## design.v

```verilog
`timescale 1ns / 1ps
module display7(clk, seg_number, an_number, seg, an, btnU
    );
    input clk, btnU;
    output reg [7:0] seg;
    output reg [3:0] an;
    input wire [3:0] seg_number;
    input wire [1:0] an_number;
    always @ (*)
    begin 
        case(seg_number)
            4'h0: seg = 8'b11000000;
            4'h1: seg = 8'b11111001;
            4'h2: seg = 8'b10100100;
            4'h3: seg = 8'b10110000;
            4'h4: seg = 8'b10011001;
            4'h5: seg = 8'b10010010;
            4'h6: seg = 8'b10000010;
            4'h7: seg = 8'b11111000;
            4'h8: seg = 8'b10000000;
            4'h9: seg = 8'b10010000;
            default: seg = 8'b00000000;
        endcase
        case(an_number)
            2'b00: an = 4'b0111;
            2'b01:
            begin
            an = 4'b1011;
            seg[7] = 0;
            end
            2'b10: an = 4'b1101;
            2'b11: an = 4'b1110;
            default: an = 4'b0000;
        endcase
     end 
endmodule
`timescale 1ns / 1ps
module notes(clk, rst, speaker, signal
    );
    input clk;
    input rst;
    input [1:0] signal;
    output reg speaker;
    reg [3:0] seg_number;
    reg [1:0] an_number;
    reg [7:0] counter;
    always @(posedge clk)
    begin
        if (rst)
        begin
            counter <= 0;
            speaker <= 0;
        end
        else if (signal == 2'b00)
        begin
            counter <= 0;
            speaker <= 0;
        end  
        else if (signal == 2'b01)
        begin
            if(counter==55) counter <= 0; else counter <= counter+1;
            speaker <= counter[5];
        end
        else  
        begin
            if(counter==221) counter <= 0; else counter <= counter+1;
            speaker <= counter[7];
        end
    end
endmodule
`timescale 1ns / 1ps
module randomNumber #(parameter BITS = 5)(
    input clk,
    input rst,
    output reg [4:0] data
    );
   reg [4:0] data_next;
   always @* begin
    data_next[4] = data[4]^data[1];
    data_next[3] = data[3]^data[0];
    data_next[2] = data[2]^data_next[4];
    data_next[1] = data[1]^data_next[3];
    data_next[0] = data[0]^data_next[2];
   end
   always @(posedge clk) begin
    if(rst)
        data <= 5'h1f;
    else
        data <= data_next;
   end
endmodule
`timescale 1ns / 1ps
module clock_1hz(clk, rst, clk_1hz
    );
    input clk;
    input rst;
    output clk_1hz;
    reg clk_1hz;
    reg [12:0] counter;
    always @ (posedge clk)
        if (rst)
            begin
                counter <= 0;
                clk_1hz <= 0;
            end
        else if (counter == 13'd4999)
            begin
                counter <= 0;
                clk_1hz <= 1;
            end
        else
            begin
                clk_1hz <= 0;
                counter <= counter + 1;
            end    
endmodule
`timescale 1ns / 1ps
module clock_500hz(clk, rst, clk_500hz
    );
    input clk;
    input rst;
    output clk_500hz;
    reg clk_500hz;
    reg [3:0] counter;
    always @ (posedge clk)
        begin
            if (rst)
            begin
                counter <= 0;
                clk_500hz <= 0;
            end
            else if (counter == 4'd9)
            begin
                counter <= 0;
                clk_500hz <= 1;
            end
            else
            begin
                clk_500hz <= 0;
                counter <= counter + 1;
            end    
        end
endmodule
`timescale 1ns / 1ps
module bopit(clk, rst, btnR, btnD, btnL, btnU, btnS, sw, seg, an, led, speaker 
    );
    input clk;
    input rst;
    input btnR, btnS, btnD, btnU, btnL;
    input [7:0] sw;
    output reg [7:0] led;
    output [7:0] seg;
    output [3:0] an;
    reg [3:0] seg_number;
    reg [1:0] an_number;
    wire clk_1hz;  
    wire clk_500hz;  
    wire [4:0] randomBop;  
    output wire speaker;
    reg [1:0] signal;  
    reg [7:0] ledCode;
    reg [3:0] bopCode; 
    reg [3:0] ones_seconds;
    reg [3:0] tens_seconds;
    reg [3:0] ones_score;
    reg [3:0] tens_score;
    integer an_toggle;
    integer an_index;
    integer gameOn;
    integer command_type;
    integer command_number;
    integer roundWon;
    integer roundDelay;
    integer fail_count;
    notes bop_notes(
        .clk(clk),
        .rst(rst),
        .signal(signal),
        .speaker(speaker)
    );
    randomNumber randomNum (
        .clk(clk),
        .rst(rst),
        .data(randomBop)
    );
    clock_1hz clock_1 (
		.clk(clk), 
		.rst(rst),
		.clk_1hz(clk_1hz)
	);
    clock_500hz clock_500 (
        .clk(clk),
        .rst(rst),
        .clk_500hz(clk_500hz)
    );
    display7 segmentDisplay (
            .clk(clk), 
            .seg_number(seg_number), 
            .an_number(an_number), 
            .seg(seg), 
            .an(an), 
            .btnU(btnU) 
    );
    always @ (posedge clk)
    if (rst)
    begin
        ones_seconds <= 0;
        tens_seconds <= 0;
        command_type <= 10;
        command_number <= 8;
        an_toggle <= 0;
        an_index <= 0;
        ones_score <= 0;
        tens_score <= 0;
        bopCode <= 0;
        ledCode <= 0;
        gameOn <= 1;
        roundWon <= 0;
        roundDelay <= 0;
        signal <= 0;
        fail_count <= 0;
        seg_number <= 0;
        an_number <= 0;
        led <= 0;
    end
    else
    begin
        if (btnS)
        begin
            roundWon <= 0;
            roundDelay <= 0;
            gameOn <= 1;
            ones_score <= 0;
            tens_score <= 0;
            ones_seconds <= 0;
            tens_seconds <= 0;
            bopCode <= randomBop % 12;
            fail_count <= 0;
        end
        if (!roundWon)
        begin
        case(bopCode)
            0:
            begin  
                if (sw[0])
                begin
                    roundWon <= 1;
                end
                else if(sw[7:0] || btnU || btnL || btnD || btnR)
                begin
                    gameOn <= 0;
                end
            end
            1:
            begin  
                if (sw[1])
                begin
                    roundWon <= 1;
                end
                else if(sw[7:0] || btnU || btnL || btnD || btnR)
                begin
                    gameOn <= 0;
                end
            end
            2:
            begin  
                if (sw[2])
                begin
                    roundWon <= 1;
                end
                else if(sw[7:0] || btnU || btnL || btnD || btnR)
                begin
                    gameOn <= 0;
                end
            end
            3:
            begin  
                if (sw[3])
                begin
                    roundWon <= 1;
                end
                else if(sw[7:0] || btnU || btnL || btnD || btnR)
                begin
                    gameOn <= 0;
                end
            end
            4:
            begin  
                if (sw[4])
                begin
                    roundWon <= 1;
                end
                else if(sw[7:0] || btnU || btnL || btnD || btnR)
                begin
                    gameOn <= 0;
                end
            end
            5:
            begin  
                if (sw[5])
                begin
                    roundWon <= 1;
                end
                else if(sw[7:0] || btnU || btnL || btnD || btnR)
                begin
                    gameOn <= 0;
                end
            end
            6:
            begin  
                if (sw[6])
                begin
                    roundWon <= 1;
                end
                else if(sw[7:0] || btnU || btnL || btnD || btnR)
                begin
                    gameOn <= 0;
                end
            end
            7:
            begin  
                if (sw[7])
                begin
                    roundWon <= 1;
                end
                else if(sw[7:0] || btnU || btnL || btnD || btnR)
                begin
                    gameOn <= 0;
                end
            end
            8:
            begin  
                if (btnU)
                begin
                    roundWon <= 1;
                end
                else if(sw[7:0] || btnU || btnL || btnD || btnR)
                begin
                    gameOn <= 0;
                end
            end
            9:
            begin  
                if (btnR)
                begin
                    roundWon <= 1;
                end
                else if(sw[7:0] || btnU || btnL || btnD || btnR)
                begin
                    gameOn <= 0;
                end
            end
            10:
            begin  
                if (btnD)
                begin
                    roundWon <= 1;
                end
                else if(sw[7:0] || btnU || btnL || btnD || btnR)
                begin
                    gameOn <= 0;
                end
            end
            11:
            begin  
                if (btnL)
                begin
                    roundWon <= 1;
                end
                else if(sw[7:0] || btnU || btnL || btnD || btnR)
                begin
                    gameOn <= 0;
                end
            end
        endcase
        end
        if (clk_1hz && gameOn)
        begin
            if (roundWon)
            begin
                if (roundDelay == 0)
                    signal <= 1;
                if (roundDelay == 1)
                    signal <= 0;
                if (roundDelay == 3)
                begin
                    roundWon <= 0;
                    roundDelay <= 0;
                    bopCode <= randomBop % 12;
                    if (ones_score == 4'b1001)
                    begin
                       ones_score <= 0; 
                       tens_score <= tens_score + 1;
                    end
                    else
                    begin
                       ones_score <= ones_score + 1;
                    end
                end
                else
                begin
                    roundDelay <= roundDelay + 1;
                end
                   ones_seconds <= 0;
                   tens_seconds <= 0;
            end
            else
            begin 
                ones_seconds <= ones_seconds + 1;
                if (ones_seconds == 4'b1001)
                begin
                    ones_seconds <= 0; 
                    tens_seconds <= tens_seconds + 1;
                end
            end
        end
        if (tens_seconds == 4'b0001)
        begin
            ones_seconds <= 0;
            tens_seconds <= 0;
            gameOn <= 0;
        end
        if (clk_500hz && gameOn)  
        begin
            an_index <= an_toggle % 4;
            case(an_index)
                0:
                begin
                    if (bopCode > 4'b0111)  
                    begin
                        seg_number <= 4'b1000;
                        ledCode <= 8'b00000000;
                        led [7:0] <= ledCode [7:0];
                    end
                    else  
                    begin
                        seg_number <= 4'b0101;
                        ledCode <= 8'b00000001 << (bopCode % 8);
                        led [7:0] <= ledCode [7:0];
                    end
                    an_number <= an_index;
                end
                1:
                begin
                    seg_number <= bopCode % 8; 
                    an_number <= an_index;
                end
                2:
                begin
                    seg_number <= tens_seconds;
                    an_number <= an_index;
                end
                3:
                begin
                    seg_number <= ones_seconds;
                    an_number <= an_index;                  
                end
                default:
                begin
                    seg_number <= 0;
                    an_number <= 0;
                end
            endcase
            an_toggle <= an_toggle + 1;
        end
        else if (clk_500hz && !gameOn)
        begin
            if (fail_count != 500)
            begin
                signal <= 2;
                fail_count <= fail_count + 1;
            end
            if (fail_count == 500)
                signal <= 0;
            an_index <= an_toggle % 4;
            case(an_index)
                0:
                begin
                    seg_number <= 0;
                    an_number <= an_index;
                end
                1:
                begin
                    seg_number <= 0;
                    an_number <= an_index;
                end
                2:
                begin
                    seg_number <= tens_score;
                    an_number <= an_index;
                end
                3:
                begin
                    seg_number <= ones_score;
                    an_number <= an_index;                  
                end
                default:
                begin
                    seg_number <= 0;
                    an_number <= 0;
                end
            endcase
            an_toggle <= an_toggle + 1;
        end
    end
endmodule
```

## run.sh

```bash
#!/bin/bash
# the make line also repeats each setting of config.mk as NAME=value (left out here)
make -C /OpenROAD-flow-scripts/flow DESIGN_CONFIG=/design/flow/config.mk WORK_HOME=/design/flow/orfs CLKGATE_MAP_FILE= finish
```

## config.mk

```make
export PLATFORM = sky130hd
export DESIGN_NAME = bopit
export DESIGN_NICKNAME = bopit
export VERILOG_FILES = /design/flow/design.v
export SDC_FILE = /design/flow/constraint.sdc
export NUM_CORES = 4
export LEC_CHECK = 0
export ABC_AREA = 1
export CAP_MARGIN = 25
export CELL_PAD_IN_SITES_GLOBAL_PLACEMENT = 3
export CORE_MARGIN = 10
export CORE_UTILIZATION = 57
export CTS_CLUSTER_DIAMETER = 40
export GPL_TIMING_DRIVEN = 1
export MIN_ROUTING_LAYER = met2
export SETUP_SLACK_MARGIN = -0.17
export SLEW_MARGIN = 40
```

## constraint.sdc

```tcl
create_clock -name core_clock -period 10.0 [get_ports {clk}]
set_input_delay 2.0000 -clock core_clock [delete_from_list [all_inputs] [get_ports {clk}]]
set_output_delay 2.0000 -clock core_clock [all_outputs]
set_load 0.01 [all_outputs]
```

==> out/qor_table.md, run 1 <==
| Result | Reported |
|:---|:---|
| Result of the run | stopped before the end |
| Stop stage | 3_1_place_gp_skip_io |
| Tool Error | [ERROR GPL-0301] Utilization 138.580 % exceeds 100%. |
| # Cells Yosys | 1883 |
| Distinct cells, synth | 46 |
| Leading cell types by count after synthesis | nand2_1, nor2_1, dfxtp_1 |
| Area inside the core boundary | 22500 sq um |
| Die boundary width | 171 microns |
| Area leader, netlist | dfxtp_1 |
| Die ar. | 29200 sq um |
| Synth Area in Simple Gates | 36.5% |
| Mean Syn Cell Area | 6.88 sq um |
| Yosys warning total | 6 |
| Leading post-synthesis cells by cell area | dfxtp_1, nand2_1, nor2_1 |
| Floorplan net count | 1920 |
| Main flop type | dfxtp_1 |
| Share of the synthesized area in the top cell type | 38.3% |
| Sequential share of the synthesized area | 38.3% |
| Count of library flops with an enable pin | 0 |
| Synth Instances | 1883 |
| Chip Height | 171 microns |
| Yosys adder share | 2.12% |
| Row cnt | 55 |
| Mux share | 0% |
| Proportion of register bits with asynchronous set or reset after synthesis | 0% |
| And-or/or-and share of the synthesized area | 11.0% |
| Starting utilization of the core area | 57.6% |
| Most popular library cell in the synthesized design by count | nand2_1 |
| Xor and xnor area share after synthesis | 3.45% |
| Flops after synth | 248 |
| Chip area in the Yosys report | 13000 sq um |
| Main logic family | simple AND/OR/NAND/NOR gates |
| Cell area after synthesis | 13000 sq um |
==> inputs of run 2 (changes only) <==
Settings changed: ABC_AREA 1 to default, CAP_MARGIN 25 to 15, CELL_PAD_IN_SITES_GLOBAL_PLACEMENT 3 to 0, CORE_MARGIN 10 to 2, CORE_UTILIZATION 57 to 72, CTS_CLUSTER_DIAMETER 40 to 313, GPL_ROUTABILITY_DRIVEN from default to 0, GPL_TIMING_DRIVEN 1 to default, MIN_ROUTING_LAYER met2 to met1, SETUP_SLACK_MARGIN -0.17 to -0.19, SLEW_MARGIN 40 to 20.
Clock period 10.0 ns to 2.22 ns, I/O delays scaled along.
==> run 2 against run 1 <==
The layout now fails its checks (setup timing); area after synthesis is 9.8% lower; synthesized cell count is 27% lower; die size fell by 41%.
==> out/qor_table.md, run 2 <==
| Result | Reported |
|:---|:---|
| Routed length per instance | 22.5 microns |
| Yosys warning total | 6 |
| Chip area in the Yosys report | 11700 sq um |
| Layout Nets | 1571 |
| Total number of warnings across the stage logs | 43 |
| Yosys adder share | 2.36% |
| Number of cells on the worst hold path | 2 |
| H-tree Lvls | 1 |
| Final period utilization | 129% |
| Antenna violations before repair | 0 |
| Slack of the worst reg-to-reg path | -650 ps |
| Pin count of the biggest net entering global routing | 83 |
| First-pass DRT Iterations | 7 |
| Floorplan net count | 1412 |
| First-iteration detailed-routing DRC count | 1808 |
| Set of violated layout checks | setup timing |
| Power per cell area | 701 nW/um^2 |
| Number of hold violations in the final report | 0 |
| Non-filler cells in the finished layout | 1768 |
| Final design instance area without fill | 14600 sq um |
| Main logic family | simple AND/OR/NAND/NOR gates |
| Count of library flops with an enable pin | 0 |
| Crit-path most repeated cell | buf_4 |
| Clock net power | 4.27 mW |
| Cell area after synthesis | 11700 sq um |
| Critical path cell sequence | nor4_2 > nand2_1 > or4_4 > buf_4 > nand3_2 > a31oi_4 > buf_4 > buf_6 > ha_1 > and2_1 > o41ai_2 |
| Worst min-delay path startpoint | rst |
| Clock root buffer | clkbuf_16 |
| Area leader, netlist | dfxtp_1 |
| Overflow after GRT | 0 |
| Starting utilization of the core area | 73.6% |
| # Cells Yosys | 1375 |
| And-or/or-and share of the synthesized area | 12.6% |
| Inserted Clock Buffers | 25 |
| I/O pin cnt | 36 |
| Share of the synthesized area in the top cell type | 42.5% |
| # hold bufs at CTS | 0 |
| Worst skew pair latency | 550 ps |
| Slew Limit Headroom | 37.1% |
| Flops after synth | 248 |
| Leakage power | 5.32 nW |
| Arrival time at the worst endpoint | 3290 ps |
| TritonCTS clock tree | built |
| Number of vias per cell after detailed routing | 6.97 |
| Buf+Inv Stages, Crit Path | 3 |
| Leading cell types by count after synthesis | dfxtp_1, nand2_1, nor2_1 |
| Row cnt | 46 |
| Depth of the critical timing path with buffers and inverters included | 11 |
| Port bufs | 35 |
| Switching Share | 27.2% |
| Most popular library cell in the synthesized design by count | dfxtp_1 |
| Final Max Tran Viols | 0 |
| Cell type group with the largest total delay on the critical path | simple AND/OR/NAND/NOR gates |
| Diode count | 0 |
| Clock network fraction of design power | 41.7% |
| Worst-path cell with the longest stage delay | or4_4 |
| Depth of the worst register-to-register path | 11 |
| Result of the run | finished with violations |
| Count of max-cap constraint violations | 0 |
| Reg2reg end | seg[4]$_DFF_P_ |
| Kind of launch point of the worst setup path | flip-flop |
| Launching element of the worst setup path | gameOn[24]$_SDFF_PP0_ |
| Max clock buf depth | 3 |
| Worst path max stage delay | 580 ps |
| Distinct cells, synth | 79 |
| Required time of the critical path | 2650 ps |
| Destination of the worst hold path | gameOn[0]$_SDFF_PP1_ |
| Placed Instances | 1711 |
| Overall fraction of global-route tracks in use | 36.9% |
| Post-Route Skew | 29.2 ps |
| Die boundary width | 131 microns |
| Synth Area in Simple Gates | 31.1% |
| Vias post-DR | 12326 |
| Xor and xnor area share after synthesis | 4.50% |
| Chip Height | 131 microns |
| Setup repair after global routing missed its margin | true |
| Clk pin slew, worst setup/hold paths | 70 ps |
| Final total negative setup slack | -62190 ps |
| Peak ir drop on the vdd network | 0.000946 V |
| Hold Crit Class | input pin to flip-flop |
| Maximum fanout count along the critical path | 7 |
| Reported net switching power | 2.78 mW |
| Top achievable clock speed | 349 MHz |
| Detailed-placement wirelength estimate | 19.9 mm |
| Critical Path End Type | flip-flop |
| Leading post-synthesis cells by cell area | dfxtp_1, nand2_1, and2_1 |
| Met3 capacity usage during global routing | 5.90% |
| Capture point of the critical path | seg[4]$_DFF_P_ |
| Clock Sinks | 248 |
| Mean Syn Cell Area | 8.50 sq um |
| Comb power | 1.32 mW |
| Total length of routed wires | 39.9 mm |
| Launch instance of the worst register-to-register path | gameOn[24]$_SDFF_PP0_ |
| Power dissipated in sequential cells | 4.64 mW |
| Crit Path Category | flip-flop to flip-flop |
| GR peak layer | met2 |
| Internal power consumption | 7.45 mW |
| GR Util met2 | 63.1% |
| Main flop type | dfxtp_1 |
| Number of failing setup endpoints in the final timing report | 175 |
| Proportion of register bits with asynchronous set or reset after synthesis | 0% |
| Total power | 10.2 mW |
| Area inside the core boundary | 15900 sq um |
| Time the worst path needs with I/O delays and setup | 2870 ps |
| Global-route wire length before repair | 53.6 mm |
| Number of global-route vias before repair | 11084 |
| Mux share | 3.07% |
| Final hold slack | 262 ps |
| Least setup slack across all paths after layout | -646 ps |
| Post-detailed-route DRC marker count | 0 |
| Layout overhead on the synthesized area | 24.8% |
| Power share of the combinational group | 12.9% |
| Largest Pwr Group | sequential cells |
| DRT antenna net count | 0 |
| Sequential share of the synthesized area | 42.5% |
| Flop pwr share | 45.4% |
| Actual slew at the worst max-slew pin | 941 ps |
| Area after DPL | 13300 sq um |
| Met1 track demand over resource | 45.8% |
| Synth Instances | 1375 |
| Die ar. | 17300 sq um |
-- run 2: timing repair --
action	CTS	global route
gates cloned	2	2
pin swaps	9	49
endpoints found under the setup margin	84	154
gates resized	23	76
setup buffers	3	10
-- run 2: stage by stage --
step	setup slack [ps]	utilization, %
after floorplan	-418	-
after global routing	-781	91.8
after detailed placement	-570	83.5
final	-646	91.8
after CTS	-370	89.5
after global placement	-409	83.5
-- run 2: cell type report --
class | instances | area, sq um
Tap cell | 216 | 270
Fill cell | 637 | 1300
Clock buffer | 30 | 674
Timing Repair Buffer | 205 | 1820
Sequential cell | 248 | 4970
Inverter | 29 | 109
Clock inverter | 15 | 139
Multi-Input combinational cell | 1025 | 6590
-- run 2: metal layers --
layer	share of wire, %	wire length, microns
met5	0	0
met4	7.8	3100
met3	11	4390
met2	45	18000
met1	36	14300
==> inputs of run 3 (changes only) <==
Settings changed: ABC_AREA from default to 0, CAP_MARGIN 15 to 25, CELL_PAD_IN_SITES_DETAIL_PLACEMENT from default to 2, CELL_PAD_IN_SITES_GLOBAL_PLACEMENT 0 to 2, CORE_UTILIZATION 72 to 67, CTS_CLUSTER_DIAMETER 313 to 278, MIN_ROUTING_LAYER met1 to default, PLACE_DENSITY_LB_ADDON from default to 0.03, SETUP_SLACK_MARGIN -0.19 to default, SLEW_MARGIN 20 to 5, TNS_END_PERCENT from default to 20.
Clock period 2.22 ns to 4.43 ns, I/O delays scaled along.
==> run 3 against run 2 <==
The flow now stops in 3_1_place_gp_skip_io; synthesized cell count unchanged; die size is 7.2% higher; area after synthesis unchanged.
==> out/qor_table.md, run 3 <==
| Result | Reported |
|:---|:---|
| Yosys warning total | 6 |
| # Cells Yosys | 1375 |
| Mean Syn Cell Area | 8.50 sq um |
| Stop stage | 3_1_place_gp_skip_io |
| Area leader, netlist | dfxtp_1 |
| Sequential share of the synthesized area | 42.5% |
| Chip Height | 136 microns |
| And-or/or-and share of the synthesized area | 12.6% |
| Yosys adder share | 2.36% |
| Share of the synthesized area in the top cell type | 42.5% |
| Cell area after synthesis | 11700 sq um |
| Leading post-synthesis cells by cell area | dfxtp_1, nand2_1, and2_1 |
| Row cnt | 48 |
| Proportion of register bits with asynchronous set or reset after synthesis | 0% |
| Flops after synth | 248 |
| Most popular library cell in the synthesized design by count | dfxtp_1 |
| Chip area in the Yosys report | 11700 sq um |
| Xor and xnor area share after synthesis | 4.50% |
| Result of the run | stopped before the end |
| Die boundary width | 136 microns |
| Starting utilization of the core area | 68.0% |
| Area inside the core boundary | 17200 sq um |
| Distinct cells, synth | 79 |
| Tool Error | [ERROR FLW-0024] Place density exceeds 1.0 (current PLACE_DENSITY_LB_ADDON =  0.03). Please check if the value of  PLACE_DENSITY_LB_ADDON is between 0 and 0.99. |
| Floorplan net count | 1412 |
| Main flop type | dfxtp_1 |
| Leading cell types by count after synthesis | dfxtp_1, nand2_1, nor2_1 |
| Die ar. | 18500 sq um |
| Synth Area in Simple Gates | 31.1% |
| Synth Instances | 1375 |
| Count of library flops with an enable pin | 0 |
| Main logic family | simple AND/OR/NAND/NOR gates |
| Mux share | 3.07% |
==> inputs of run 4 (changes only) <==
Settings changed: ABC_AREA 0 to default, CAP_MARGIN 25 to 20, CELL_PAD_IN_SITES_DETAIL_PLACEMENT 2 to default, CELL_PAD_IN_SITES_GLOBAL_PLACEMENT 2 to default, CORE_UTILIZATION 67 to 40, CTS_CLUSTER_DIAMETER 278 to default, GPL_ROUTABILITY_DRIVEN 0 to default, PLACE_DENSITY_LB_ADDON 0.03 to default, SLEW_MARGIN 5 to 20, TNS_END_PERCENT 20 to default.
Clock period 4.43 ns to 4.31 ns, I/O delays scaled along.
==> run 4 against run 3 <==
The run now finishes clean; area after synthesis unchanged; die size rose by 65%; synthesized cell count stayed put.
==> out/qor_table.md, run 4 <==
| Result | Reported |
|:---|:---|
| Leakage power | 4.49 nW |
| Inserted Clock Buffers | 28 |
| First-pass DRT Iterations | 5 |
| Flops after synth | 248 |
| Top achievable clock speed | 318 MHz |
| Worst slack at placement | 1150 ps |
| DRT antenna net count | 0 |
| Overflow after GRT | 0 |
| Cell area after synthesis | 11700 sq um |
| Clock Sinks | 248 |
| Yosys adder share | 2.36% |
| Crit-path most repeated cell | inv_1 |
| Starting utilization of the core area | 40.7% |
| Flop pwr share | 44.4% |
| Global-route wire length before repair | 45.0 mm |
| First-iteration detailed-routing DRC count | 627 |
| Hold Crit Class | flip-flop to flip-flop |
| Largest Pwr Group | clock |
| Vias post-DR | 9722 |
| Die boundary width | 175 microns |
| Post-cts resize count | 0 |
| Actual slew at the worst max-slew pin | 991 ps |
| Power share of the combinational group | 7.4% |
| Power per cell area | 406 nW/um^2 |
| Xor and xnor area share after synthesis | 4.50% |
| Final period utilization | 73.0% |
| Final total negative setup slack | 0 ps |
| Clock network fraction of design power | 48.2% |
| Count of max-cap constraint violations | 0 |
| TritonCTS clock tree | built |
| Reg2reg end | seg[0]$_SDFF_PP0_ |
| Critical Path End Type | flip-flop |
| Port bufs | 35 |
| Worst path max stage delay | 560 ps |
| Final Max Tran Viols | 0 |
| Share of the synthesized area in the top cell type | 42.5% |
| Main logic family | simple AND/OR/NAND/NOR gates |
| Yosys warning total | 6 |
| Setup repair after global routing missed its margin | false |
| Final hold slack | 447 ps |
| Footprint of the multi-input gates | 6280 sq um |
| Number of cells on the worst hold path | 1 |
| Capture point of the critical path | seg[0]$_SDFF_PP0_ |
| Area used by sequential logic in the layout | 4960 sq um |
| Die ar. | 30600 sq um |
| Row cnt | 62 |
| Result of the run | complete, no violations |
| Slack of the worst reg-to-reg path | 1160 ps |
| Buf+Inv Stages, Crit Path | 3 |
| Total length of routed wires | 25.8 mm |
| Count of library flops with an enable pin | 0 |
| Crit Path Category | flip-flop to flip-flop |
| Mean Syn Cell Area | 8.50 sq um |
| Most popular library cell in the synthesized design by count | dfxtp_1 |
| Overall fraction of global-route tracks in use | 17.1% |
| Number of vias per cell after detailed routing | 5.44 |
| Clock net power | 2.61 mW |
| Diode count | 0 |
| Reported net switching power | 1.28 mW |
| Destination of the worst hold path | clock_1.counter[0]$_SDFF_PP0_ |
| # hold bufs at CTS | 0 |
| Comb power | 403 uW |
| Area inside the core boundary | 28700 sq um |
| I/O pin cnt | 36 |
| Detailed-placement wirelength estimate | 17.0 mm |
| Setup repair bufs after CTS | 0 |
| Internal power consumption | 4.14 mW |
| And-or/or-and share of the synthesized area | 12.6% |
| Synth Area in Simple Gates | 31.1% |
| Mux share | 3.07% |
| Floorplan net count | 1412 |
| Main flop type | dfxtp_1 |
| Post-detailed-route DRC marker count | 0 |
| Cell type group with the largest total delay on the critical path | simple AND/OR/NAND/NOR gates |
| Critical path cell sequence | nor4_1 > nand2_1 > or4_1 > buf_4 > or3_4 > a31oi_4 > inv_1 > ha_1 > inv_1 > nor2_1 > a41oi_2 > o21ai_0 |
| Switching Share | 23.6% |
| Number of hold violations in the final report | 0 |
| H-tree Lvls | 1 |
| Launching element of the worst setup path | gameOn[16]$_SDFF_PP0_ |
| Leading cell types by count after synthesis | dfxtp_1, nand2_1, nor2_1 |
| Number of global-route vias before repair | 9256 |
| Sequential share of the synthesized area | 42.5% |
| Slew Limit Headroom | 33.6% |
| Fill cells | 2790 |
| Total number of warnings across the stage logs | 38 |
| Distinct cells, synth | 79 |
| Depth of the worst register-to-register path | 12 |
| Layout Nets | 1419 |
| Pin count of the biggest net entering global routing | 82 |
| Time the worst path needs with I/O delays and setup | 3150 ps |
| Clk pin slew, worst setup/hold paths | 60 ps |
| Peak ir drop on the vdd network | 0.000278 V |
| Area leader, netlist | dfxtp_1 |
| Routed length per instance | 14.5 microns |
| Launch instance of the worst register-to-register path | gameOn[16]$_SDFF_PP0_ |
| Required time of the critical path | 4730 ps |
| Maximum fanout count along the critical path | 15 |
| Least setup slack across all paths after layout | 1160 ps |
| Antenna violations before repair | 0 |
| Arrival time at the worst endpoint | 3560 ps |
| Chip Height | 175 microns |
| Depth of the critical timing path with buffers and inverters included | 12 |
| Total power | 5.42 mW |
| Proportion of register bits with asynchronous set or reset after synthesis | 0% |
| Synth Instances | 1375 |
| Worst min-delay path startpoint | clock_1.counter[0]$_SDFF_PP0_ |
| Leading post-synthesis cells by cell area | dfxtp_1, nand2_1, and2_1 |
| Post-Route Skew | 18.1 ps |
| Kind of launch point of the worst setup path | flip-flop |
| Worst-path cell with the longest stage delay | or4_1 |
| # Cells Yosys | 1375 |
| Number of failing setup endpoints in the final timing report | 0 |
| Layout overhead on the synthesized area | 14.3% |
| Worst skew pair latency | 540 ps |
| Chip area in the Yosys report | 11700 sq um |
| Power dissipated in sequential cells | 2.41 mW |
| Gp weighted congestion | 0.810 |
| Clock root buffer | clkbuf_16 |
| Max clock buf depth | 3 |
## run 4: area by class of cell
cell class	count	area share [%]
tap	384	3.60
clock inverter	13	1.56
multi-input combinational	1025	47.1
clock buffer	39	6.24
timing repair buffer	50	3.54
sequential	248	37.2
inverter	29	0.815
## run 4: layer usage
layer / wire length (microns) / GRT usage [%]
met1: 13100 / 23.7
met2: 11400 / 28.1
met3: 930 / 2.22
met4: 429 / 4.44
met5: 0 / 0
## run 4: per-stage QoR
stage / utilization, % / cells / cell area, sq um
after floorplan: - / 1375 / 11700
final: 46.5 / 1788 / 13400
after global routing: 46.5 / 1788 / 13400
after global placement: 42.9 / 1736 / 12300
after detailed placement: 42.9 / 1736 / 12300
after CTS: 46.5 / 1788 / 13300
==> inputs of run 5 (changes only) <==
Settings changed: ABC_AREA from default to 1, CORE_UTILIZATION 40 to 72, PLACE_DENSITY from default to 0.38.
Clock period 4.31 ns to 7.32 ns, I/O delays scaled along.
==> run 5 against run 4 <==
Setup slack improved by 2900 ps; clock-buffer cell count rose by 2; synthesized cell count is 37% higher; register-to-register slack better by 3100 ps; routed wire length rose by 22%; utilization increased by 33 points; combinational power shrank 26%; clock skew shrank 8.4 ps; global-route usage is 15 points higher.
==> out/qor_table.md, run 5 <==
| Result | Reported |
|:---|:---|
| Overall fraction of global-route tracks in use | 32.3% |
| Number of cells on the worst hold path | 2 |
| Buf+Inv Stages, Crit Path | 2 |
| Reg2reg end | fail_count[26]$_SDFF_PP0_ |
| Vias post-DR | 12356 |
| Cell type group with the largest total delay on the critical path | buffers and inverters |
| Worst-path cell with the longest stage delay | clkdlybuf4s50_1 |
| DRT antenna net count | 0 |
| Switching Share | 25.2% |
| Clk pin slew, worst setup/hold paths | 60 ps |
| Cell area after synthesis | 13000 sq um |
| Worst min-delay path startpoint | roundWon[7]$_SDFF_PP0_ |
| Top achievable clock speed | 311 MHz |
| Power per cell area | 215 nW/um^2 |
| Arrival time at the worst endpoint | 1750 ps |
| Setup repair after global routing missed its margin | false |
| Result of the run | complete, no violations |
| Overflow after GRT | 0 |
| Required time of the critical path | 5860 ps |
| Capture point of the critical path | seg[7] |
| # hold bufs at CTS | 0 |
| Die boundary width | 138 microns |
| Inserted Clock Buffers | 26 |
| Power dissipated in sequential cells | 1.41 mW |
| Final hold slack | 446 ps |
| Synth Area in Simple Gates | 36.5% |
| Sequential share of the synthesized area | 38.3% |
| Yosys warning total | 6 |
| Destination of the worst hold path | roundWon[7]$_SDFF_PP0_ |
| Synth Instances | 1883 |
| Main logic family | simple AND/OR/NAND/NOR gates |
| Layout overhead on the synthesized area | 8.87% |
| Total number of warnings across the stage logs | 40 |
| Distinct cells, synth | 46 |
| Floorplan net count | 1920 |
| Slack of the worst reg-to-reg path | 4310 ps |
| Number of global-route vias before repair | 11597 |
| Launching element of the worst setup path | an_number[1]$_SDFFE_PP0N_ |
| Number of vias per cell after detailed routing | 5.82 |
| First-iteration detailed-routing DRC count | 1203 |
| Launch instance of the worst register-to-register path | clock_500.clk_500hz$_SDFF_PP0_ |
| Final total negative setup slack | 0 ps |
| Clock root buffer | clkbuf_16 |
| Slew Limit Headroom | 32.6% |
| Worst skew pair latency | 520 ps |
| Mux share | 0% |
| Depth of the critical timing path with buffers and inverters included | 3 |
| Peak ir drop on the vdd network | 0.000228 V |
| Most popular library cell in the synthesized design by count | nand2_1 |
| Detailed-placement wirelength estimate | 21.3 mm |
| Post-Route Skew | 9.69 ps |
| Proportion of register bits with asynchronous set or reset after synthesis | 0% |
| Kind of launch point of the worst setup path | flip-flop |
| Share of the synthesized area in the top cell type | 38.3% |
| Post-cts resize count | 0 |
| Clock network fraction of design power | 43.7% |
| Final Max Tran Viols | 0 |
| Count of library flops with an enable pin | 0 |
| Die ar. | 19100 sq um |
| Number of hold violations in the final report | 0 |
| Flop pwr share | 46.4% |
| Row cnt | 49 |
| And-or/or-and share of the synthesized area | 11.0% |
| Port bufs | 35 |
| Flops after synth | 248 |
| Area leader, netlist | dfxtp_1 |
| Count of max-cap constraint violations | 0 |
| Mean Syn Cell Area | 6.88 sq um |
| Largest Pwr Group | sequential cells |
| H-tree Lvls | 1 |
| Worst path max stage delay | 580 ps |
| Chip area in the Yosys report | 13000 sq um |
| Final period utilization | 43.9% |
| Critical path cell sequence | inv_1 > a21boi_0 > clkdlybuf4s50_1 |
| Critical Path End Type | output port |
| Gp weighted congestion | 0.992 |
| Main flop type | dfxtp_1 |
| Clock Sinks | 248 |
| Max clock buf depth | 3 |
| # Cells Yosys | 1883 |
| Leading cell types by count after synthesis | nand2_1, nor2_1, dfxtp_1 |
| Diode count | 0 |
| Power share of the combinational group | 9.9% |
| Reported net switching power | 765 uW |
| Leakage power | 5.35 nW |
| Time the worst path needs with I/O delays and setup | 3210 ps |
| Yosys adder share | 2.12% |
| Comb power | 300 uW |
| Xor and xnor area share after synthesis | 3.45% |
| Layout Nets | 1915 |
| Leading post-synthesis cells by cell area | dfxtp_1, nand2_1, nor2_1 |
| Setup repair bufs after CTS | 0 |
| Hold Crit Class | flip-flop to flip-flop |
| Clock net power | 1.32 mW |
| Number of failing setup endpoints in the final timing report | 0 |
| Total length of routed wires | 31.4 mm |
| Post-detailed-route DRC marker count | 0 |
| Starting utilization of the core area | 72.9% |
| Pin count of the biggest net entering global routing | 80 |
| Internal power consumption | 2.27 mW |
| Maximum fanout count along the critical path | 4 |
| Routed length per instance | 14.8 microns |
| Chip Height | 138 microns |
| Actual slew at the worst max-slew pin | 1010 ps |
| Crit Path Category | flip-flop to output port |
| I/O pin cnt | 36 |
| Depth of the worst register-to-register path | 6 |
| TritonCTS clock tree | built |
| Antenna violations before repair | 0 |
| Global-route wire length before repair | 53.6 mm |
| Area inside the core boundary | 17800 sq um |
| First-pass DRT Iterations | 6 |
-- run 5: layer usage --
metal / up-vias / GRT usage, % / routed length, microns
met2: 447 / 55.7 / 15100
li1: 6162 / - / -
met3: 76 / 3.88 / 2030
met4: 0 / 10.1 / 709
met5: - / 0 / 0
met1: 5671 / 42.7 / 13600
-- run 5: final cells by class --
cell class | count | area, sq um
multi-input cells | 1374 | 6880
flip-flops and latches | 248 | 4960
fillers | 1380 | 3680
clock buffers | 41 | 788
inverters | 189 | 711
repair buffers | 39 | 398
well taps | 229 | 287
clock inverters | 4 | 76.3
-- run 5: metrics by stage --
stage	total power, mW	util (%)	area [sq um]	instances	worst slack, ps
2_1_floorplan	1.67	-	13000	1883	4670
3_3_place_gp	1.72	74.3	13200	2078	3710
3_5_place_dp	1.73	74.3	13200	2078	3590
4_1_cts	3.04	79.2	14100	2123	4080
5_1_grt	3.13	79.3	14100	2124	4050
6_report	3.03	79.3	14100	2124	4110
==> inputs of run 6 (changes only) <==
Settings changed: ABC_AREA 1 to default, CELL_PAD_IN_SITES_DETAIL_PLACEMENT from default to 2, CELL_PAD_IN_SITES_GLOBAL_PLACEMENT from default to 3, CORE_MARGIN 2 to 4, CORE_UTILIZATION 72 to 40, GPL_TIMING_DRIVEN from default to 0, PLACE_DENSITY 0.38 to default, PLACE_DENSITY_LB_ADDON from default to 0.3, TNS_END_PERCENT from default to 5.
Clock period 7.32 ns to 3.1 ns, I/O delays scaled along.
==> run 6 against run 5 <==
Register-to-register slack worse by 4200 ps; highest routed layer unchanged; utilization shrank 32 points; clock power rose to 2.6 times the previous value; critical path type is now flip-flop to flip-flop; synthesized cell count decreased by 27%; die size is 68% higher; clock skew up 8.1 ps; via count fell by 13%; worst hold slack better by 4.9 ps.
==> out/qor_table.md, run 6 <==
| Result | Reported |
|:---|:---|
| Result of the run | complete, no violations |
| Floorplan net count | 1412 |
| Kind of launch point of the worst setup path | flip-flop |
| Count of library flops with an enable pin | 0 |
| Max clock buf depth | 3 |
| Clock Sinks | 248 |
| Layout Nets | 1482 |
| Power share of the combinational group | 9.8% |
| Number of failing setup endpoints in the final timing report | 0 |
| First-pass DRT Iterations | 4 |
| Hold Crit Class | flip-flop to flip-flop |
| Internal power consumption | 5.54 mW |
| Chip area in the Yosys report | 11700 sq um |
| Die ar. | 32000 sq um |
| Final hold slack | 451 ps |
| Critical path cell sequence | nor4_2 > nand2_1 > or4_4 > buf_8 > buf_8 > mux2i_4 > and2_1 > ha_2 > inv_2 > a2111o_1 > o41ai_2 |
| Launch instance of the worst register-to-register path | gameOn[7]$_SDFF_PP0_ |
| Pin count of the biggest net entering global routing | 14 |
| Capture point of the critical path | seg[4]$_DFF_P_ |
| Vias post-DR | 10767 |
| Port bufs | 35 |
| Leakage power | 4.59 nW |
| Row cnt | 62 |
| Depth of the worst register-to-register path | 11 |
| Post-detailed-route DRC marker count | 0 |
| Flop pwr share | 44.2% |
| Cell type group with the largest total delay on the critical path | simple AND/OR/NAND/NOR gates |
| Worst min-delay path startpoint | clock_1.counter[0]$_SDFF_PP0_ |
| Mean Syn Cell Area | 8.50 sq um |
| Crit Path Category | flip-flop to flip-flop |
| Reported net switching power | 1.98 mW |
| Global-route wire length before repair | 65.1 mm |
| Count of max-cap constraint violations | 0 |
| Clock network fraction of design power | 46.0% |
| Launching element of the worst setup path | gameOn[7]$_SDFF_PP0_ |
| # hold bufs at CTS | 0 |
| Critical Path End Type | flip-flop |
| Number of vias per cell after detailed routing | 5.82 |
| Worst path max stage delay | 570 ps |
| Switching Share | 26.3% |
| Number of global-route vias before repair | 11718 |
| Comb power | 738 uW |
| Clk pin slew, worst setup/hold paths | 60 ps |
| Layout overhead on the synthesized area | 16.2% |
| Final period utilization | 97.4% |
| Slack of the worst reg-to-reg path | 80 ps |
| Synth Area in Simple Gates | 31.1% |
| Worst skew pair latency | 540 ps |
| Antenna violations before repair | 0 |
| Leading post-synthesis cells by cell area | dfxtp_1, nand2_1, and2_1 |
| Sequential share of the synthesized area | 42.5% |
| Arrival time at the worst endpoint | 3450 ps |
| Reg2reg end | seg[4]$_DFF_P_ |
| Inserted Clock Buffers | 29 |
| Buf+Inv Stages, Crit Path | 3 |
| Destination of the worst hold path | clock_1.counter[0]$_SDFF_PP0_ |
| Total number of warnings across the stage logs | 38 |
| Most popular library cell in the synthesized design by count | dfxtp_1 |
| Worst-path cell with the longest stage delay | or4_4 |
| Leading cell types by count after synthesis | dfxtp_1, nand2_1, nor2_1 |
| TritonCTS clock tree | built |
| Cell area after synthesis | 11700 sq um |
| Largest Pwr Group | clock |
| I/O pin cnt | 36 |
| Clock root buffer | clkbuf_16 |
| Peak ir drop on the vdd network | 0.000521 V |
| Depth of the critical timing path with buffers and inverters included | 11 |
| Number of hold violations in the final report | 0 |
| Share of the synthesized area in the top cell type | 42.5% |
| Flops after synth | 248 |
| Worst slack at placement | -303 ps |
| Clock net power | 3.46 mW |
| Area inside the core boundary | 28800 sq um |
| First-iteration detailed-routing DRC count | 472 |
| Power per cell area | 553 nW/um^2 |
| Number of cells on the worst hold path | 1 |
| Distinct cells, synth | 79 |
| Yosys adder share | 2.36% |
| Maximum fanout count along the critical path | 10 |
| Post-Route Skew | 17.8 ps |
| DRT antenna net count | 0 |
| Slew Limit Headroom | 31.0% |
| Proportion of register bits with asynchronous set or reset after synthesis | 0% |
| Main flop type | dfxtp_1 |
| Diode count | 0 |
| Xor and xnor area share after synthesis | 4.50% |
| Overall fraction of global-route tracks in use | 25.1% |
| Power dissipated in sequential cells | 3.32 mW |
| Overflow after GRT | 0 |
| Mux share | 3.07% |
| Yosys warning total | 6 |
| H-tree Lvls | 1 |
| Detailed-placement wirelength estimate | 27.2 mm |
| Least setup slack across all paths after layout | 80.2 ps |
| Routed length per instance | 21.8 microns |
| Die boundary width | 179 microns |
| Gp weighted congestion | 0.810 |
| Top achievable clock speed | 331 MHz |
| Final total negative setup slack | 0 ps |
| Required time of the critical path | 3530 ps |
| Final Max Tran Viols | 0 |
| Main logic family | simple AND/OR/NAND/NOR gates |
| Time the worst path needs with I/O delays and setup | 3020 ps |
| And-or/or-and share of the synthesized area | 12.6% |
| Chip Height | 179 microns |
| Actual slew at the worst max-slew pin | 1030 ps |
| Synth Instances | 1375 |
| Crit-path most repeated cell | buf_8 |
| # Cells Yosys | 1375 |
| Starting utilization of the core area | 40.6% |
| Area leader, netlist | dfxtp_1 |
| Total length of routed wires | 40.3 mm |
[run 6: through the flow]
step                      total power [mW]  instances  cell area, sq um  utilization, %
after floorplan                       3.83       1375             11700               -
after global placement                4.05       1794             12500            43.5
after detailed placement              4.08       1794             12500            43.5
after CTS                             7.56       1850             13500            47.0
after global routing                  7.81       1851             13600            47.2
final                                 7.52       1851             13600            47.2
[run 6: per-layer routing]
metal,global-route usage (%),wire length [microns],vias to the layer above
li1,-,-,5083
met4,4.96,764,0
met3,2.51,968,56
met2,46.2,20600,124
met1,32.0,18000,5504
met5,0,0,-
[run 6: cell type report]
type | count | area (sq um)
Fill cell | 3188 | 15200
Multi-Input combinational cell | 1025 | 6330
Sequential cell | 248 | 4970
Clock buffer | 34 | 774
Tap cell | 384 | 480
Timing Repair Buffer | 39 | 380
Buffer | 73 | 357
Clock inverter | 19 | 181
Inverter | 29 | 109
[run 6: timing repair]
action                                  in CTS  in global routing
pin swaps                                    4                  6
endpoints found under the setup margin      14                 66
resized                                      6                 11
setup buffers                                3                  1
==> inputs of run 7 (changes only) <==
Settings changed: ABC_AREA from default to 0, CELL_PAD_IN_SITES_DETAIL_PLACEMENT 2 to default, CELL_PAD_IN_SITES_GLOBAL_PLACEMENT 3 to default, CORE_MARGIN 4 to 2, CORE_UTILIZATION 40 to 72, CTS_CLUSTER_SIZE from default to 71, GPL_TIMING_DRIVEN 0 to default, HOLD_SLACK_MARGIN from default to 0.24, PLACE_DENSITY from default to 0.36, PLACE_DENSITY_LB_ADDON 0.3 to default, SETUP_SLACK_MARGIN from default to -0.21, TNS_END_PERCENT 5 to default.
Clock period 3.1 ns to 2.24 ns, I/O delays scaled along.
==> run 7 against run 6 <==
The layout now fails its checks (setup timing); utilization grew 44 points; clock skew grew 2.2 ps; design area grew 6.2%; routed wire length shrank 6.8%; die size shrank 46%; critical endpoint is now seg[3]$_SDFF_PP0_; largest cell class unchanged.
==> out/qor_table.md, run 7 <==
| Result | Reported |
|:---|:---|
| Chip Height | 131 microns |
| Reg2reg end | seg[3]$_SDFF_PP0_ |
| Power per cell area | 698 nW/um^2 |
| Post-detailed-route DRC marker count | 0 |
| Slew Limit Headroom | 45.7% |
| I/O pin cnt | 36 |
| Launch instance of the worst register-to-register path | gameOn[1]$_SDFF_PP0_ |
| Internal power consumption | 7.41 mW |
| Vias post-DR | 12009 |
| Layout Nets | 1567 |
| Mux share | 3.07% |
| Reported net switching power | 2.66 mW |
| Post-Route Skew | 20.0 ps |
| Number of global-route vias before repair | 11094 |
| Critical path cell sequence | nor4_2 > nand2_1 > or4_4 > or3_4 > a31oi_4 > inv_2 > ha_4 > inv_2 > nor2_2 > a41oi_2 > o21ai_1 |
| Mean Syn Cell Area | 8.50 sq um |
| Floorplan net count | 1412 |
| Final design instance area without fill | 14400 sq um |
| Required time of the critical path | 2650 ps |
| Area after DPL | 13200 sq um |
| Main flop type | dfxtp_1 |
| Switching Share | 26.4% |
| Most popular library cell in the synthesized design by count | dfxtp_1 |
| Share of the synthesized area in the top cell type | 42.5% |
| Power share of the combinational group | 12.9% |
| Clock net power | 4.17 mW |
| Least setup slack across all paths after layout | -546 ps |
| H-tree Lvls | 1 |
| Area leader, netlist | dfxtp_1 |
| Starting utilization of the core area | 73.6% |
| Yosys warning total | 6 |
| Leading cell types by count after synthesis | dfxtp_1, nand2_1, nor2_1 |
| Proportion of register bits with asynchronous set or reset after synthesis | 0% |
| Leakage power | 5.29 nW |
| First-pass DRT Iterations | 9 |
| Worst-path cell with the longest stage delay | or4_4 |
| Cell type group with the largest total delay on the critical path | simple AND/OR/NAND/NOR gates |
| Inserted Clock Buffers | 25 |
| Launching element of the worst setup path | gameOn[1]$_SDFF_PP0_ |
| Result of the run | finished with violations |
| Slack of the worst reg-to-reg path | -550 ps |
| Buf+Inv Stages, Crit Path | 2 |
| Die ar. | 17300 sq um |
| Maximum fanout count along the critical path | 3 |
| Antenna violations before repair | 0 |
| Row cnt | 46 |
| First-iteration detailed-routing DRC count | 1799 |
| Top achievable clock speed | 359 MHz |
| # hold bufs at CTS | 0 |
| Die boundary width | 131 microns |
| Arrival time at the worst endpoint | 3190 ps |
| Power dissipated in sequential cells | 4.60 mW |
| Clock network fraction of design power | 41.4% |
| Number of failing setup endpoints in the final timing report | 171 |
| Synth Instances | 1375 |
| Critical Path End Type | flip-flop |
| Port bufs | 35 |
| Synth Area in Simple Gates | 31.1% |
| Max clock buf depth | 3 |
| Destination of the worst hold path | fail_count[26]$_SDFF_PP0_ |
| DRT antenna net count | 0 |
| Comb power | 1.30 mW |
| Count of max-cap constraint violations | 0 |
| Distinct cells, synth | 79 |
| Area inside the core boundary | 15900 sq um |
| Final total negative setup slack | -43450 ps |
| Capture point of the critical path | seg[3]$_SDFF_PP0_ |
| Setup repair after global routing missed its margin | true |
| Peak ir drop on the vdd network | 0.000625 V |
| Total number of warnings across the stage logs | 43 |
| Worst skew pair latency | 530 ps |
| Clock Sinks | 248 |
| Clk pin slew, worst setup/hold paths | 60 ps |
| Final period utilization | 124% |
| Actual slew at the worst max-slew pin | 813 ps |
| Kind of launch point of the worst setup path | flip-flop |
| And-or/or-and share of the synthesized area | 12.6% |
| Set of violated layout checks | setup timing |
| Count of library flops with an enable pin | 0 |
| Number of vias per cell after detailed routing | 6.82 |
| Final Max Tran Viols | 0 |
| Largest Pwr Group | sequential cells |
| Number of cells on the worst hold path | 2 |
| Yosys adder share | 2.36% |
| Chip area in the Yosys report | 11700 sq um |
| Xor and xnor area share after synthesis | 4.50% |
| Flops after synth | 248 |
| Time the worst path needs with I/O delays and setup | 2790 ps |
| Crit-path most repeated cell | inv_2 |
| Leading post-synthesis cells by cell area | dfxtp_1, nand2_1, and2_1 |
| # Cells Yosys | 1375 |
| Overall fraction of global-route tracks in use | 37.8% |
| Depth of the worst register-to-register path | 11 |
| Depth of the critical timing path with buffers and inverters included | 11 |
| Crit Path Category | flip-flop to flip-flop |
| Worst path max stage delay | 620 ps |
| Sequential share of the synthesized area | 42.5% |
| Number of hold violations in the final report | 0 |
| Worst slack at placement | -508 ps |
| TritonCTS clock tree | built |
| Hold Crit Class | input pin to flip-flop |
| Worst min-delay path startpoint | rst |
| Clock root buffer | clkbuf_16 |
| Detailed-placement wirelength estimate | 19.9 mm |
| Overflow after GRT | 0 |
| Pin count of the biggest net entering global routing | 66 |
| Flop pwr share | 45.7% |
| Total length of routed wires | 37.6 mm |
| Cell area after synthesis | 11700 sq um |
| Diode count | 0 |
| Layout overhead on the synthesized area | 23.5% |
| Global-route wire length before repair | 55.0 mm |
| Gp weighted congestion | 0.917 |
| Routed length per instance | 21.3 microns |
| Main logic family | simple AND/OR/NAND/NOR gates |
| Total power | 10.1 mW |
## run 7: repair_timing
item,in CTS,in global routing
buffers inserted,6,5
resized,28,27
cloned,1,4
pin swaps,14,17
hold endpoints to repair,0,0
setup endpoints to repair,40,146
## run 7: through the flow
| stage | hold slack [ps] | std cells | utilization [%] |
|---|---|---|---|
| final | 332 | 1761 | 90.8 |
| after CTS | 312 | 1753 | 89.4 |
| after global routing | 319 | 1761 | 90.8 |
| after floorplan | 418 | 1375 | - |
| after detailed placement | 444 | 1704 | 83.1 |
| after global placement | 432 | 1704 | 83.1 |
## run 7: routing by layer
| metal | global-route usage [%] | vias to the layer above | part of all wire, % |
|---|---|---|---|
| li1 | - | 5250 | - |
| met1 | 49.0 | 5625 | 37 |
| met2 | 64.2 | 875 | 47 |
| met3 | 5.13 | 259 | 10 |
| met4 | 15.0 | 0 | 6.2 |
| met5 | 0 | - | 0 |
## run 7: final cells by class
type | instances | area [sq um]
Sequential cell | 248 | 4970
Clock buffer | 39 | 798
Inverter | 29 | 109
Clock inverter | 3 | 18.8
Timing Repair Buffer | 201 | 1760
Fill cell | 681 | 1450
Tap cell | 216 | 270
Multi-Input combinational cell | 1025 | 6510
==> inputs of run 8 (changes only) <==
Settings changed: ABC_AREA 0 to 1, CTS_CLUSTER_DIAMETER from default to 207, CTS_CLUSTER_SIZE 71 to default, HOLD_SLACK_MARGIN 0.24 to default, MAX_ROUTING_LAYER from default to met4, PLACE_DENSITY 0.36 to default, PLACE_DENSITY_LB_ADDON from default to 0.04, SETUP_SLACK_MARGIN -0.21 to 1.07.
Clock period 2.24 ns to 7.48 ns, I/O delays scaled along.
==> run 8 against run 7 <==
Now clean on timing, DRC and antenna; die size increased by 11%; sequential power fell by about 70%; global-route usage fell by 4.5 points; first-iteration DRC count down 39%; design area decreased by 2.1%.
==> out/qor_table.md, run 8 <==
| Result | Reported |
|:---|:---|
| Result of the run | complete, no violations |
| Leading post-synthesis cells by cell area | dfxtp_1, nand2_1, nor2_1 |
| Flops after synth | 248 |
| Setup repair bufs after CTS | 0 |
| Max clock buf depth | 3 |
| Floorplan net count | 1920 |
| H-tree Lvls | 1 |
| Number of vias per cell after detailed routing | 5.82 |
| Internal power consumption | 2.22 mW |
| Crit Path Category | input pin to flip-flop |
| Arrival time at the worst endpoint | 3650 ps |
| Mean Syn Cell Area | 6.88 sq um |
| Post-Route Skew | 11.5 ps |
| Global-route wire length before repair | 53.5 mm |
| Power per cell area | 213 nW/um^2 |
| Leakage power | 5.36 nW |
| Worst min-delay path startpoint | roundWon[12]$_SDFF_PP0_ |
| Launch instance of the worst register-to-register path | clock_500.clk_500hz$_SDFF_PP0_ |
| Inserted Clock Buffers | 26 |
| Actual slew at the worst max-slew pin | 1020 ps |
| Layout Nets | 1915 |
| Area leader, netlist | dfxtp_1 |
| Final period utilization | 43.3% |
| Buf+Inv Stages, Crit Path | 5 |
| Peak ir drop on the vdd network | 0.000222 V |
| Total length of routed wires | 31.4 mm |
| # hold bufs at CTS | 0 |
| Routed length per instance | 14.8 microns |
| First-iteration detailed-routing DRC count | 1092 |
| Time the worst path needs with I/O delays and setup | 3240 ps |
| Clk pin slew, worst setup/hold paths | 60 ps |
| Power dissipated in sequential cells | 1.38 mW |
| Row cnt | 49 |
| Most popular library cell in the synthesized design by count | nand2_1 |
| Least setup slack across all paths after layout | 4240 ps |
| Proportion of register bits with asynchronous set or reset after synthesis | 0% |
| Area inside the core boundary | 17800 sq um |
| Reported net switching power | 787 uW |
| Launching element of the worst setup path | rst |
| Power share of the combinational group | 9.8% |
| Number of cells on the worst hold path | 2 |
| Comb power | 295 uW |
| Chip area in the Yosys report | 13000 sq um |
| I/O pin cnt | 36 |
| Cell type group with the largest total delay on the critical path | buffers and inverters |
| Port bufs | 35 |
| DRT antenna net count | 0 |
| Sequential share of the synthesized area | 38.3% |
| Mux share | 0% |
| Total number of warnings across the stage logs | 38 |
| Main logic family | simple AND/OR/NAND/NOR gates |
| Gp weighted congestion | 0.969 |
| Post-cts resize count | 0 |
| Pin count of the biggest net entering global routing | 70 |
| Setup repair after global routing missed its margin | false |
| Starting utilization of the core area | 72.9% |
| Xor and xnor area share after synthesis | 3.45% |
| Slack of the worst reg-to-reg path | 4540 ps |
| Capture point of the critical path | seg[6]$_SDFF_PP0_ |
| Maximum fanout count along the critical path | 59 |
| Post-detailed-route DRC marker count | 0 |
| Detailed-placement wirelength estimate | 21.2 mm |
| Final design instance area without fill | 14100 sq um |
| Number of failing setup endpoints in the final timing report | 0 |
| Final total negative setup slack | 0 ps |
| Main flop type | dfxtp_1 |
| Largest Pwr Group | sequential cells |
| TritonCTS clock tree | built |
| Leading cell types by count after synthesis | nand2_1, nor2_1, dfxtp_1 |
| Flop pwr share | 45.9% |
| Area after DPL | 13200 sq um |
| Die ar. | 19100 sq um |
| Core occupancy in the finished layout | 79.4% |
| Destination of the worst hold path | roundWon[12]$_SDFF_PP0_ |
| Synth Instances | 1883 |
| Worst-path cell with the longest stage delay | buf_4 |
| Overflow after GRT | 0 |
| Number of global-route vias before repair | 11614 |
| Layout overhead on the synthesized area | 9.02% |
| Clock net power | 1.33 mW |
| Number of hold violations in the final report | 0 |
| Die boundary width | 138 microns |
| Worst path max stage delay | 550 ps |
| Slew Limit Headroom | 31.6% |
| Clock Sinks | 248 |
| Worst skew pair latency | 530 ps |
| Critical Path End Type | flip-flop |
| Top achievable clock speed | 309 MHz |
| Share of the synthesized area in the top cell type | 38.3% |
| Hold Crit Class | flip-flop to flip-flop |
| Diode count | 0 |
| Reg2reg end | fail_count[2]$_SDFF_PP0_ |
| Depth of the worst register-to-register path | 6 |
| First-pass DRT Iterations | 6 |
| Crit-path most repeated cell | inv_1 |
| Count of library flops with an enable pin | 0 |
| Switching Share | 26.2% |
| Cell area after synthesis | 13000 sq um |
| Yosys warning total | 6 |
| Critical path cell sequence | buf_4 > inv_1 > buf_4 > nand2_1 > inv_1 > ha_1 > inv_1 > nor2_1 > nand2_1 > o21ai_0 |
| Worst slack at placement | 3730 ps |
| Fill cells | 1347 |
| Required time of the critical path | 7890 ps |
| Overall fraction of global-route tracks in use | 33.3% |
| Kind of launch point of the worst setup path | input pin |
| Final hold slack | 445 ps |
| Clock network fraction of design power | 44.3% |
| Depth of the critical timing path with buffers and inverters included | 10 |
| Synth Area in Simple Gates | 36.5% |
| Chip Height | 138 microns |
| Distinct cells, synth | 46 |
| Antenna violations before repair | 0 |
| And-or/or-and share of the synthesized area | 11.0% |
| Count of max-cap constraint violations | 0 |
| Yosys adder share | 2.12% |
| # Cells Yosys | 1883 |
| Clock root buffer | clkbuf_16 |
| Final Max Tran Viols | 0 |
| Vias post-DR | 12373 |
==> run 8: area by class of cell <==
type                       count  area (sq um)  share of cell area (%)
clock buffer                  31           711                    5.03
inverter                     189           711                    5.03
sequential                   248          4960                    35.2
multi-input combinational   1374          6880                    48.7
tap                          229           287                    2.03
timing repair buffer          39           398                    2.82
clock inverter                16           174                    1.23
==> run 8: routing by layer <==
metal  global-route usage (%)  up-vias  routed length (microns)
met5                        -        -                        0
met4                     9.18        0                      782
met2                     56.7      435                    15100
met1                     42.0     5691                    13600
li1                         -     6169                        -
met3                     4.05       78                     1990
==> run 8: per-stage QoR <==
step | power (mW) | cells
floorplan | 1.63 | 1883
global placement | 1.68 | 2078
detailed placement | 1.69 | 2078
CTS | 3.01 | 2125
global route | 3.09 | 2126
finish | 3.00 | 2126
==> inputs of run 9 (changes only) <==
Settings changed: ABC_AREA 1 to default, CELL_PAD_IN_SITES_DETAIL_PLACEMENT from default to 1, CELL_PAD_IN_SITES_GLOBAL_PLACEMENT from default to 3, CORE_MARGIN 2 to 4, CORE_UTILIZATION 72 to 40, CTS_CLUSTER_DIAMETER 207 to 100, GPL_TIMING_DRIVEN from default to 0, MAX_ROUTING_LAYER met4 to default, PLACE_DENSITY_LB_ADDON 0.04 to 0.3, SETUP_SLACK_MARGIN 1.07 to 0.34, TNS_END_PERCENT from default to 5.
Clock period 7.48 ns to 3.1 ns, I/O delays scaled along.
==> run 9 against run 8 <==
Via count down 16%; flip-flop count unchanged; clock power rose to 2.7 times the previous value; setup slack got worse by 3900 ps; die size up 68%; clock-buffer cell count is 6 higher; final cell count shrank 13%; global-route usage is 12 points lower; sequential share of layout area is 0.95 points higher; clock skew increased by 12 ps; synthesized cell count decreased by 27%; critical endpoint is now seg[3]$_SDFF_PP0_; largest cell class unchanged; largest power group is now clock.
==> out/qor_table.md, run 9 <==
| Result | Reported |
|:---|:---|
| Synth Instances | 1375 |
| Worst min-delay path startpoint | clock_1.counter[0]$_SDFF_PP0_ |
| Switching Share | 25.0% |
| Worst slack at placement | -274 ps |
| Buf+Inv Stages, Crit Path | 3 |
| Depth of the critical timing path with buffers and inverters included | 12 |
| Launch instance of the worst register-to-register path | gameOn[28]$_SDFF_PP0_ |
| Number of failing setup endpoints in the final timing report | 0 |
| Share of the synthesized area in the top cell type | 42.5% |
| Launching element of the worst setup path | gameOn[28]$_SDFF_PP0_ |
| Chip Height | 179 microns |
| Final total negative setup slack | 0 ps |
| Footprint of the multi-input gates | 6380 sq um |
| # Cells Yosys | 1375 |
| Gp weighted congestion | 0.810 |
| Layout Nets | 1491 |
| Vias post-DR | 10337 |
| Area inside the core boundary | 28800 sq um |
| Reported net switching power | 1.90 mW |
| Distinct cells, synth | 79 |
| Overall fraction of global-route tracks in use | 21.0% |
| Clock network fraction of design power | 46.4% |
| Final Max Tran Viols | 0 |
| And-or/or-and share of the synthesized area | 12.6% |
| Main flop type | dfxtp_1 |
| Internal power consumption | 5.71 mW |
| Destination of the worst hold path | clock_1.counter[0]$_SDFF_PP0_ |
| Arrival time at the worst endpoint | 3140 ps |
| Peak ir drop on the vdd network | 0.000355 V |
| Routed length per instance | 18.1 microns |
| Leading cell types by count after synthesis | dfxtp_1, nand2_1, nor2_1 |
| Antenna violations before repair | 0 |
| Post-Route Skew | 23.4 ps |
| Worst skew pair latency | 550 ps |
| Starting utilization of the core area | 40.6% |
| Post-detailed-route DRC marker count | 0 |
| Clk pin slew, worst setup/hold paths | 60 ps |
| Count of library flops with an enable pin | 0 |
| Flops after synth | 248 |
| Number of global-route vias before repair | 10488 |
| Chip area in the Yosys report | 11700 sq um |
| Largest Pwr Group | clock |
| Top achievable clock speed | 366 MHz |
| Global-route wire length before repair | 55.3 mm |
| H-tree Lvls | 1 |
| Worst path max stage delay | 550 ps |
| Sequential share of the synthesized area | 42.5% |
| Reg2reg end | seg[3]$_SDFF_PP0_ |
| First-iteration detailed-routing DRC count | 503 |
| Power dissipated in sequential cells | 3.32 mW |
| Proportion of register bits with asynchronous set or reset after synthesis | 0% |
| Final hold slack | 444 ps |
| First-pass DRT Iterations | 5 |
| Layout overhead on the synthesized area | 17.7% |
| Floorplan net count | 1412 |
| Time the worst path needs with I/O delays and setup | 2730 ps |
| Synth Area in Simple Gates | 31.1% |
| Least setup slack across all paths after layout | 370 ps |
| Slack of the worst reg-to-reg path | 370 ps |
| Core occupancy in the finished layout | 47.8% |
| DRT antenna net count | 0 |
| Critical path cell sequence | nor4_1 > nand2_1 > or4_4 > buf_8 > or3_4 > a31oi_4 > inv_2 > ha_4 > inv_2 > nor2_1 > a41oi_2 > o21ai_0 |
| Leading post-synthesis cells by cell area | dfxtp_1, nand2_1, and2_1 |
| Number of cells on the worst hold path | 1 |
| Capture point of the critical path | seg[3]$_SDFF_PP0_ |
| Required time of the critical path | 3510 ps |
| Clock net power | 3.54 mW |
| Result of the run | complete, no violations |
| Pin count of the biggest net entering global routing | 14 |
| Worst-path cell with the longest stage delay | or4_4 |
| Cell area after synthesis | 11700 sq um |
| Yosys warning total | 6 |
| Total number of warnings across the stage logs | 40 |
| Cell type group with the largest total delay on the critical path | simple AND/OR/NAND/NOR gates |
| Total length of routed wires | 33.6 mm |
| Kind of launch point of the worst setup path | flip-flop |
| Setup repair after global routing missed its margin | true |
| Detailed-placement wirelength estimate | 23.8 mm |
| Depth of the worst register-to-register path | 12 |
| Power per cell area | 553 nW/um^2 |
| Flop pwr share | 43.6% |
| Mean Syn Cell Area | 8.50 sq um |
| I/O pin cnt | 36 |
| Xor and xnor area share after synthesis | 4.50% |
| Number of hold violations in the final report | 0 |
| TritonCTS clock tree | built |
| Max clock buf depth | 3 |
| Overflow after GRT | 0 |
| Crit-path most repeated cell | inv_2 |
| Die boundary width | 179 microns |
| Fill cells | 3386 |
| Comb power | 761 uW |
| Crit Path Category | flip-flop to flip-flop |
| Die ar. | 32000 sq um |
| Inserted Clock Buffers | 28 |
| Row cnt | 62 |
| Most popular library cell in the synthesized design by count | dfxtp_1 |
| Area used by sequential logic in the layout | 4970 sq um |
| Power share of the combinational group | 10.0% |
| Area leader, netlist | dfxtp_1 |
| Yosys adder share | 2.36% |
| Count of max-cap constraint violations | 0 |
| Diode count | 0 |
| Clock root buffer | clkbuf_16 |
| Number of vias per cell after detailed routing | 5.56 |
| Maximum fanout count along the critical path | 4 |
| Mux share | 3.07% |
| Actual slew at the worst max-slew pin | 976 ps |
| Critical Path End Type | flip-flop |
| Leakage power | 4.69 nW |
| Hold Crit Class | flip-flop to flip-flop |
| Main logic family | simple AND/OR/NAND/NOR gates |
| Port bufs | 35 |
| Final period utilization | 88.1% |
| Slew Limit Headroom | 34.3% |
| Clock Sinks | 248 |
-- run 9: cell type report --
cell class | instances | share of cell area, %
Clock inverter | 13 | 1.26
Clock buffer | 37 | 5.93
Timing Repair Buffer | 49 | 3.31
Sequential cell | 248 | 36.1
Multi-Input combinational cell | 1025 | 46.4
Tap cell | 384 | 3.49
Buffer | 73 | 2.71
Inverter | 29 | 0.791
-- run 9: timing repair --
item	4_1_cts	5_1_grt
hold buffers	0	0
gates resized	13	28
pin swaps	10	6
buffers inserted	10	4
setup endpoints to repair	99	140
-- run 9: metrics by stage --
step,power (mW),instances,instance area (sq um)
after detailed placement,4.07,1794,12500
after global routing,7.92,1858,13800
after floorplan,3.83,1375,11700
after CTS,7.66,1854,13600
after global placement,4.05,1794,12500
final,7.61,1858,13800
-- run 9: per-layer routing --
| metal | routed length (microns) | GRT usage [%] | up-vias |
|---|---|---|---|
| met2 | 15600 | 35.3 | 119 |
| met5 | 0 | 0 | - |
| met4 | 596 | 4.45 | 0 |
| li1 | - | - | 5107 |
| met1 | 16500 | 29.2 | 5065 |
| met3 | 888 | 2.19 | 46 |
Power and IR drop assume default switching activity.
